## cpu
module cpu(clk,reset,s,load,in,out,N,V,Z,w);
  input clk, reset, s, load;
  input [15:0] in;
  output [15:0] out;
  output N, V, Z, w;
  wire [15:0] inst_reg_out;
  Load_enabled_register #(16) instruction_register(clk, load, in, inst_reg_out);
  wire [2:0] nsel, opcode, readnum, writenum;
  wire [1:0] op, ALUop, shift;
  wire [15:0] sximm5, sximm8;
  Inst_dec instruction_decoder(inst_reg_out, nsel, opcode, op, ALUop, sximm5, sximm8, shift, readnum, writenum);
  wire [1:0] vsel;
  wire loada, loadb, asel, bsel, loadc, loads, write; 
  Controller datapath_controller(clk, s, reset, opcode, op, w, loada, loadb, loadc, loads, asel, bsel, vsel, nsel, write);
  datapath DP(.clk(clk),  
                .readnum(readnum), .vsel(vsel), .loada(loada), .loadb(loadb),   
                .shift(shift), .asel(asel), .bsel(bsel), .ALUop(ALUop), .loadc(loadc), .loads(loads), .sximm5(sximm5),  
                .writenum(writenum), .write(write), .sximm8(sximm8), .mdata(16'b0), .PC(8'b0),  
                .status({V, N, Z}), .datapath_out(out)  
              );
endmodule
Settings: LEC_CHECK=0, ABC_AREA=0, CAP_MARGIN=20, CORE_MARGIN=2, CORE_UTILIZATION=49, CTS_CLUSTER_DIAMETER=348, CTS_CLUSTER_SIZE=99, GPL_TIMING_DRIVEN=0, MIN_ROUTING_LAYER=met1, SLEW_MARGIN=20, TNS_END_PERCENT=10; clock period 9.03 ns.
run.sh (not shown) runs the stock make flow with config.mk's settings and CLKGATE_MAP_FILE=.
Edit:
- CORE_ASPECT_RATIO: unset -> 0.5
- CORE_UTILIZATION: 49 -> 68
- PLACE_DENSITY: unset -> 0.75
Hold slack improves by 0.012 ns.
Cell count shrinks by a few percent.
Setup slack degrades by 0.056 ns.
Wire length grows by a few percent.
Sequential cell count stays the same.
Design area barely changes.
Core utilization grows by 22 points.
Count of clock-buffer cells in the layout shrinks by 5.
Edit:
- ABC_AREA: 0 -> 1
- CORE_ASPECT_RATIO: 0.5 -> unset
- CTS_CLUSTER_DIAMETER: 348 -> unset
- GPL_TIMING_DRIVEN: 0 -> unset
- MIN_ROUTING_LAYER: met1 -> unset
- PLACE_DENSITY: 0.75 -> unset
- SETUP_SLACK_MARGIN: unset -> 0.94
- TNS_END_PERCENT: 10 -> unset
- clock period: 9.03 -> 3.24 ns (I/O delays scaled with it)
The changed run failed in 5_1_grt, error GRT-0116; area after synthesis rises by 0.98%; die size went up by 0.57%; synthesized cell count came out higher by 31%.

========
Starting RTL as in the previous note.
Design cpu, start of the top module:
module cpu(clk,reset,s,load,in,out,N,V,Z,w);
  input clk, reset, s, load;
  input [15:0] in;
  output [15:0] out;
  output N, V, Z, w;
  wire [15:0] inst_reg_out;
  Load_enabled_register #(16) instruction_register(clk, load, in, inst_reg_out);
  wire [2:0] nsel, opcode, readnum, writenum;
  wire [1:0] op, ALUop, shift;
  wire [15:0] sximm5, sximm8;
  Inst_dec instruction_decoder(inst_reg_out, nsel, opcode, op, ALUop, sximm5, sximm8, shift, readnum, writenum);
  wire [1:0] vsel;
  wire loada, loadb, asel, bsel, loadc, loads, write; 
  Controller datapath_controller(clk, s, reset, opcode, op, w, loada, loadb, loadc, loads, asel, bsel, vsel, nsel, write);
  datapath DP(.clk(clk),  
                .readnum(readnum), .vsel(vsel), .loada(loada), .loadb(loadb),   
                .shift(shift), .asel(asel), .bsel(bsel), .ALUop(ALUop), .loadc(loadc), .loads(loads), .sximm5(sximm5),  
                .writenum(writenum), .write(write), .sximm8(sximm8), .mdata(16'b0), .PC(8'b0),  
                .status({V, N, Z}), .datapath_out(out)  
              );
endmodule
make LEC_CHECK=0 ABC_AREA=1 CAP_MARGIN=20 CELL_PAD_IN_SITES_GLOBAL_PLACEMENT=0 CORE_ASPECT_RATIO=1.22 CORE_MARGIN=2 CORE_UTILIZATION=42 CTS_CLUSTER_DIAMETER=92 CTS_CLUSTER_SIZE=83 MAX_ROUTING_LAYER=met4 MIN_ROUTING_LAYER=met2 PLACE_DENSITY_LB_ADDON=0.26 SETUP_SLACK_MARGIN=-0.34 SLEW_MARGIN=20 finish   # period 3.84 ns
The first run reached the layout checks and failed them: negative setup slack.
Change:
Settings changed: CORE_ASPECT_RATIO 1.22 to 1.36, CORE_MARGIN 2 to 4, CORE_UTILIZATION 42 to 50.
What happened: The changed run passed the timing, DRC and antenna checks; setup slack is better by 0.14 ns; combinational power climbs slightly; maximum frequency climbs by a few percent; global-route usage climbs by 3.1 points; cell area climbs slightly; total power climbs by a little under a tenth; first-iteration DRC count climbs by roughly a tenth; clock power climbs by about a fifth.

========
run A:
The RTL this note starts from:
==> flow/design.v <==
module shifter(in, shift, out);
  input [15:0] in;
  input [1:0] shift;
  output reg [15:0] out;
  always @(*) begin
    case(shift)
      2'b00: out = in;   
      2'b01: out = in << 1;   
      2'b10: out = in >> 1;   
      2'b11: out = {in[15], in[15:1]};   
      default: out = {16{1'bx}};    
    endcase
  end
endmodule
module ALU(ain, bin, alu_op, out, status);
  input [15:0] ain, bin;
  input [1:0] alu_op;
  output [15:0] out;
  output [2:0] status;
  ALU_result result(ain, bin, alu_op, out);  
  ALU_status result_status(ain, bin, out, status);  
endmodule
module ALU_result(ain, bin, alu_op, out);
  input [15:0] ain, bin;
  input [1:0] alu_op;
  output reg [15:0] out;
  always @(*) begin
    case(alu_op)
      2'b00: out = ain + bin;   
      2'b01: out = ain - bin;   
      2'b10: out = ain & bin;   
      2'b11: out = ~bin;        
      default: out = {16{1'bx}};   
    endcase
  end
endmodule
module ALU_status(ain, bin, alu_result, status);
  input [15:0] ain, bin, alu_result;
  output [2:0] status;
  assign status = {ain[15] & bin[15] & ~alu_result[15],   
                   alu_result[15],         
                   alu_result == 16'b0};   
endmodule
module Load_enabled_register(clk, load, in, out);
  parameter width = 16;  
  input clk, load;
  input [width-1:0] in;
  output [width-1:0] out; 
  reg [width-1:0] out;  
  wire[width-1:0] next_out = load ? in : out;
  always @(posedge clk) begin
    out <= next_out;   
  end
endmodule
module Decoder(in, out);
  parameter in_width = 3;
  parameter out_width = 8;
  input [in_width-1:0] in;
  output [out_width-1:0] out;
  wire [out_width-1:0] out = 1 << in; 
endmodule
module MUX_2in_binary(in1, in0, select, out);
  parameter width = 16;   
  input [width-1:0] in1, in0;
  input select;
  output reg [width-1:0] out;
  always @(*) begin
    case(select)
      1'b0: out = in0;
      1'b1: out = in1;
      default: out = {width{1'bx}};   
    endcase
  end
endmodule
module MUX_4in_binary(in3, in2, in1, in0, select, out);
  parameter width = 16;   
  input [width-1:0] in3, in2, in1, in0;
  input [1:0] select;
  output reg [width-1:0] out;
  always @(*) begin
    case(select)
      2'b00: out = in0;
      2'b01: out = in1;
      2'b10: out = in2;
      2'b11: out = in3;
      default: out = {width{1'bx}};   
    endcase
  end
endmodule
module MUX_8in(in7, in6, in5, in4, in3, in2, in1, in0, select, out);
  parameter width = 16;  
  input [width-1:0] in7, in6, in5, in4, in3, in2, in1, in0;
  input [7:0] select;
  output reg [width-1:0] out;
  always @(*) begin
    case(select)
      8'b00000001: out = in0;
      8'b00000010: out = in1;
      8'b00000100: out = in2;
      8'b00001000: out = in3;
      8'b00010000: out = in4;
      8'b00100000: out = in5;
      8'b01000000: out = in6;
      8'b10000000: out = in7;
      default: out = {width{1'bx}};  
    endcase
  end
endmodule
module Register_file(clk, data_in, write, writenum, readnum, data_out);
  input clk, write;   
  input [2:0] writenum, readnum;   
  input [15:0] data_in;  
  output [15:0] data_out;  
  wire [7:0] decoded_writenum;
  Decoder #(3, 8) decoder_write(writenum, decoded_writenum);
  wire [15:0] R0, R1, R2, R3, R4, R5, R6, R7; 
  Load_enabled_register #(16) R0_reg(clk, write & decoded_writenum[0], data_in, R0);
  Load_enabled_register #(16) R1_reg(clk, write & decoded_writenum[1], data_in, R1);
  Load_enabled_register #(16) R2_reg(clk, write & decoded_writenum[2], data_in, R2);
  Load_enabled_register #(16) R3_reg(clk, write & decoded_writenum[3], data_in, R3);
  Load_enabled_register #(16) R4_reg(clk, write & decoded_writenum[4], data_in, R4);
  Load_enabled_register #(16) R5_reg(clk, write & decoded_writenum[5], data_in, R5);
  Load_enabled_register #(16) R6_reg(clk, write & decoded_writenum[6], data_in, R6);
  Load_enabled_register #(16) R7_reg(clk, write & decoded_writenum[7], data_in, R7);
  wire [7:0] decoded_readnum;
  Decoder #(3, 8) decoder_read(readnum, decoded_readnum);
  MUX_8in #(16) output_multiplexer(R7, R6, R5, R4, R3, R2, R1, R0, decoded_readnum, data_out);
endmodule
module datapath(clk,  
                readnum, vsel, loada, loadb,   
                shift, asel, bsel, ALUop, loadc, loads, sximm5,  
                writenum, write, sximm8, mdata, PC,  
                status, datapath_out  
              );
   input clk, write, asel, bsel, loada, loadb, loadc, loads;
   input [2:0] readnum, writenum;
   input [1:0] ALUop, shift, vsel;
   input [15:0] mdata, sximm8, sximm5;
   input [7:0] PC;
   output [2:0] status;
   output [15:0] datapath_out;  
   wire [15:0] reg_data_in;   
   wire [15:0] reg_data_out;
   Register_file REGFILE(clk, reg_data_in, write, writenum, readnum, reg_data_out);
   wire [15:0] pipeline_reg_A_out, pipeline_reg_B_out;
   Load_enabled_register #(16) pipeline_reg_A(clk, loada, reg_data_out, pipeline_reg_A_out);
   Load_enabled_register #(16) pipeline_reg_B(clk, loadb, reg_data_out, pipeline_reg_B_out);
   wire [15:0] pipeline_reg_B_out_shifted;
   shifter shift_reg_B(pipeline_reg_B_out, shift, pipeline_reg_B_out_shifted);
   wire [15:0] source_operand_A_out, source_operand_B_out;
   MUX_2in_binary source_operand_A(16'b0, pipeline_reg_A_out, asel, source_operand_A_out);
   MUX_2in_binary source_operand_B(sximm5, pipeline_reg_B_out_shifted, bsel, source_operand_B_out);
   wire [15:0] alu_out;
   wire[2:0] alu_status;
   ALU alu_block(source_operand_A_out, source_operand_B_out, ALUop, alu_out, alu_status);
   Load_enabled_register #(3) status_register(clk, loads, alu_status, status);
   Load_enabled_register #(16) pipeline_reg_C(clk, loadc, alu_out, datapath_out);
   MUX_4in_binary writeback_mux(mdata, sximm8, {8'b0, PC}, datapath_out, vsel, reg_data_in);
endmodule
module vDFF(clk,D,Q);
  parameter n=1;
  input clk;
  input [n-1:0] D;
  output [n-1:0] Q;
  reg [n-1:0] Q;
  always @(posedge clk)
    Q <= D;
endmodule
module cpu(clk,reset,s,load,in,out,N,V,Z,w);
  input clk, reset, s, load;
  input [15:0] in;
  output [15:0] out;
  output N, V, Z, w;
  wire [15:0] inst_reg_out;
  Load_enabled_register #(16) instruction_register(clk, load, in, inst_reg_out);
  wire [2:0] nsel, opcode, readnum, writenum;
  wire [1:0] op, ALUop, shift;
  wire [15:0] sximm5, sximm8;
  Inst_dec instruction_decoder(inst_reg_out, nsel, opcode, op, ALUop, sximm5, sximm8, shift, readnum, writenum);
  wire [1:0] vsel;
  wire loada, loadb, asel, bsel, loadc, loads, write; 
  Controller datapath_controller(clk, s, reset, opcode, op, w, loada, loadb, loadc, loads, asel, bsel, vsel, nsel, write);
  datapath DP(.clk(clk),  
                .readnum(readnum), .vsel(vsel), .loada(loada), .loadb(loadb),   
                .shift(shift), .asel(asel), .bsel(bsel), .ALUop(ALUop), .loadc(loadc), .loads(loads), .sximm5(sximm5),  
                .writenum(writenum), .write(write), .sximm8(sximm8), .mdata(16'b0), .PC(8'b0),  
                .status({V, N, Z}), .datapath_out(out)  
              );
endmodule
module Inst_dec(inst_reg, nsel, opcode, op, ALUop, sximm5, sximm8, shift, readnum, writenum);
  input [15:0] inst_reg;
  input [2:0] nsel;
  output [2:0] opcode, readnum, writenum;
  output [1:0] op, ALUop, shift;
  output [15:0] sximm5, sximm8;
  assign opcode = inst_reg[15:13];
  assign op = inst_reg[12:11];
  assign ALUop = op;  
  assign sximm5 = { {11{inst_reg[4]}}, inst_reg[4:0] };   
  assign sximm8 = { {8{inst_reg[7]}}, inst_reg[7:0] };    
  assign shift = inst_reg[4:3];
  assign readnum = (nsel == 3'b001) ? inst_reg[10:8]   
                 : (nsel == 3'b010) ? inst_reg[7:5]    
                 : (nsel == 3'b100) ? inst_reg[2:0]    
                 : 3'bxxx;
  assign writenum = readnum;
endmodule
module Controller(clk, s, reset, opcode, op, w, loada, loadb, loadc, loads, asel, bsel, vsel, nsel, write);
  input clk, s, reset;
  input [2:0] opcode;
  input [1:0] op;
  output w, loada, loadb, loadc, loads, asel, bsel, write;
  output [2:0] nsel;
  output [1:0] vsel;
  wire [2:0] present_state, next_state;
  wire [2:0] next_state_reset = reset ? 3'b000 : next_state;
  reg [15:0] next;
  vDFF #(3) clk_state(clk, next_state_reset, present_state);
  always @(*) begin
    casex({s, opcode, op, present_state})
      {6'b0xxxxx, 3'b000}: next = {3'b000, 13'b1000000000000};   
      {6'b1xxxxx, 3'b000}: next = {3'b001, 13'b1000000000000};  
      {6'bx11010, 3'b001}: next = {3'b101, 13'b0};  
      {6'bx10101, 3'b001}, {6'bx101x0, 3'b001}: next = {3'b010, 13'b0};  
      {6'bx11000, 3'b001}, {6'bx10111, 3'b001}: next = {3'b011, 13'b0};  
      {6'bxxxxxx, 3'b010}: next = {3'b011, 13'b0100000000010};  
      {6'bxxxxxx, 3'b011}: next = {3'b100, 13'b0010000001000};  
      {6'bx11000, 3'b100}: next = {3'b101, 13'b0001010000000};  
      {6'bx10111, 3'b100}, {6'bx101x0, 3'b100}: next = {3'b101, 13'b0001000000000};  
      {6'bx10101, 3'b100}: next = {3'b000, 13'b0000100000000};  
      {6'bx11010, 3'b101}: next = {3'b000, 13'b0000000100011};  
      {6'bxxxxxx, 3'b101}: next = {3'b000, 13'b0000000000101};  
      default: next = {16{1'bx}};
   endcase
  end
  assign {next_state, w, loada, loadb, loadc, loads, asel, bsel, vsel, nsel, write} = next;
endmodule
make LEC_CHECK=0 ABC_AREA=0 CAP_MARGIN=20 CELL_PAD_IN_SITES_GLOBAL_PLACEMENT=1 CORE_ASPECT_RATIO=0.5 CORE_MARGIN=2 CORE_UTILIZATION=49 CTS_CLUSTER_DIAMETER=348 CTS_CLUSTER_SIZE=99 GPL_TIMING_DRIVEN=0 MIN_ROUTING_LAYER=met1 SETUP_SLACK_MARGIN=2.68 SLEW_MARGIN=20 TNS_END_PERCENT=10 finish   # period 9.03 ns
Input-level comparison between run B and run A:
Settings: CORE_ASPECT_RATIO removed (was 0.5); TNS_END_PERCENT removed (was 10); CTS_CLUSTER_DIAMETER removed (was 348); CTS_CLUSTER_SIZE changed from 99 to 35; PLACE_DENSITY_LB_ADDON newly set to 0.07; SETUP_SLACK_MARGIN changed from 2.68 to 0.72; CELL_PAD_IN_SITES_DETAIL_PLACEMENT newly set to 1; the clock period (ns, I/O delays scaled along) changed from 9.03 to 6.59.
Between run A and run B, the number of standard cells in the layout, taps in and fillers out does not differ in any meaningful way. Total power delta (run B − run A): unfavourable. As far as count of clock tree sinks goes, run B and run A are indistinguishable; the numbers are identical. On via count, run B does better than run A. Total wirelength of the detailed-routed design delta (run B − run A): unfavourable. The clock latency reported for the late side of the worst-skew pair on run B is in line with that on run A. The run showing the greater post-synthesis to final-layout area growth is run A. Standby leakage power sits lower in run B than in run A. Run B: worst stage delay on the critical path 20 ps above run A. For run B, the endpoint of the worst setup timing path was DP.REGFILE.R2_reg.out[7], unlike run A, where it was DP.REGFILE.R2_reg.out[2]. Total routing resource utilization after global routing (higher): run B. Relative to run A, part of the power in combinational logic has decreased by 0.4 points in run B.
The inputs of run C differ from those of run B as listed below.
Settings: a change of CORE_UTILIZATION from 49 to 26; a deleted SETUP_SLACK_MARGIN that had been 0.72; a deleted PLACE_DENSITY_LB_ADDON that had been 0.07; a deleted GPL_TIMING_DRIVEN that had been 0; a deleted CTS_CLUSTER_SIZE that had been 35; a deleted CELL_PAD_IN_SITES_GLOBAL_PLACEMENT that had been 1; a deleted CELL_PAD_IN_SITES_DETAIL_PLACEMENT that had been 1; a deleted ABC_AREA that had been 0; a deleted MIN_ROUTING_LAYER that had been met1; a change of the clock period (ns, I/O delays scaled along) from 6.59 to 5.73.
Findings:
Clock-buffer cell count: run C vs run B up 1. NOTE final wirelength run B->run C decreased by more than 10%. In terms of clock-pin slew on the worst setup and hold paths, run C and run B differ only marginally. Between run B and run C, final cycle utilization of the critical path decreased. The portion of netlist area occupied by mux cells on run C is in line with that on run B. The final critical-path setup slack of run C was inferior to that of run B. The initial core utilization reported for run C is smaller than that of run B by 23 points. | overall routing resource usage | run C vs run B | 14 points lower |.
Modified inputs, run D compared to run C
Settings: SETUP_SLACK_MARGIN newly set to -0.33; CORE_UTILIZATION changed from 26 to 68; the clock period (ns, I/O delays scaled along) changed from 5.73 to 4.02.
--- outcome ---
Run D had finished all stages when the layout checks came back failing, citing negative setup slack.
Taking run C as the reference, in run D chip area line of the yosys report about even; later-pin clock latency in the skew report about even; part of the cycle the worst path needs rose 23 points.
Taking run C over run D, the via count ratio works out to 0.899.
Lower register-to-register slack goes to run D over run C.
The clock buffer count from CTS was comparable across run C and run D.
Inputs modified between run D and run E:
Settings: CTS_CLUSTER_SIZE now 93, previously not set; CORE_UTILIZATION now 63, was 68; SETUP_SLACK_MARGIN no longer set, was -0.33; ABC_AREA now 1, previously not set; the clock period (ns, I/O delays scaled along) now 4.09, was 4.02.
Notes after the runs:
Run E finished every stage and its layout cleared the timing, DRC and antenna checks. Total power of run E is lower than that of run D. Diff run D -> run E: relative contribution of the clock network to total power went up by 0.7 points, arrival time reported for the critical path endpoint went down by 410 ps. Run D → run E: register share of the cell area now larger; wire length of the first global-routing pass now smaller. Run E: length of the first detailed-routing pass in iterations lower than run D. Changes observed in run E relative to run D: chip footprint rose 8.7%; portion of netlist area occupied by mux cells down 7.5 points; adder-cell share of the synthesized area flat; via count of the first global-routing pass lost about 0.9%.
Modified inputs, run F compared to run E
Settings: putting SETUP_SLACK_MARGIN at 0.95 where nothing was set; swapping 63 for 68 in CORE_UTILIZATION; swapping 93 for 100 in CTS_CLUSTER_SIZE; swapping 4.09 for 3.24 in the clock period (ns, I/O delays scaled along).
Results
The run showing the smaller post-cts sizing count is run E. Delta(floorplan row count, run F - run E) < 0. Going from run E to run F, total placed cells including tap cells increased by 30 relative to the old numbers; weighted congestion at the end of routability-driven global placement increased by 8.0% relative to the old numbers. Synthesized cell count came out exactly the same in run E and run F. For run F, the flow was terminated by a tool error in 5_1_grt and produced no final design. Run F improves on run E in die area. Number of buffers inserted to repair setup after CTS (run F over run E): increase, 79.
Power is estimated from default activity; no workload was simulated.
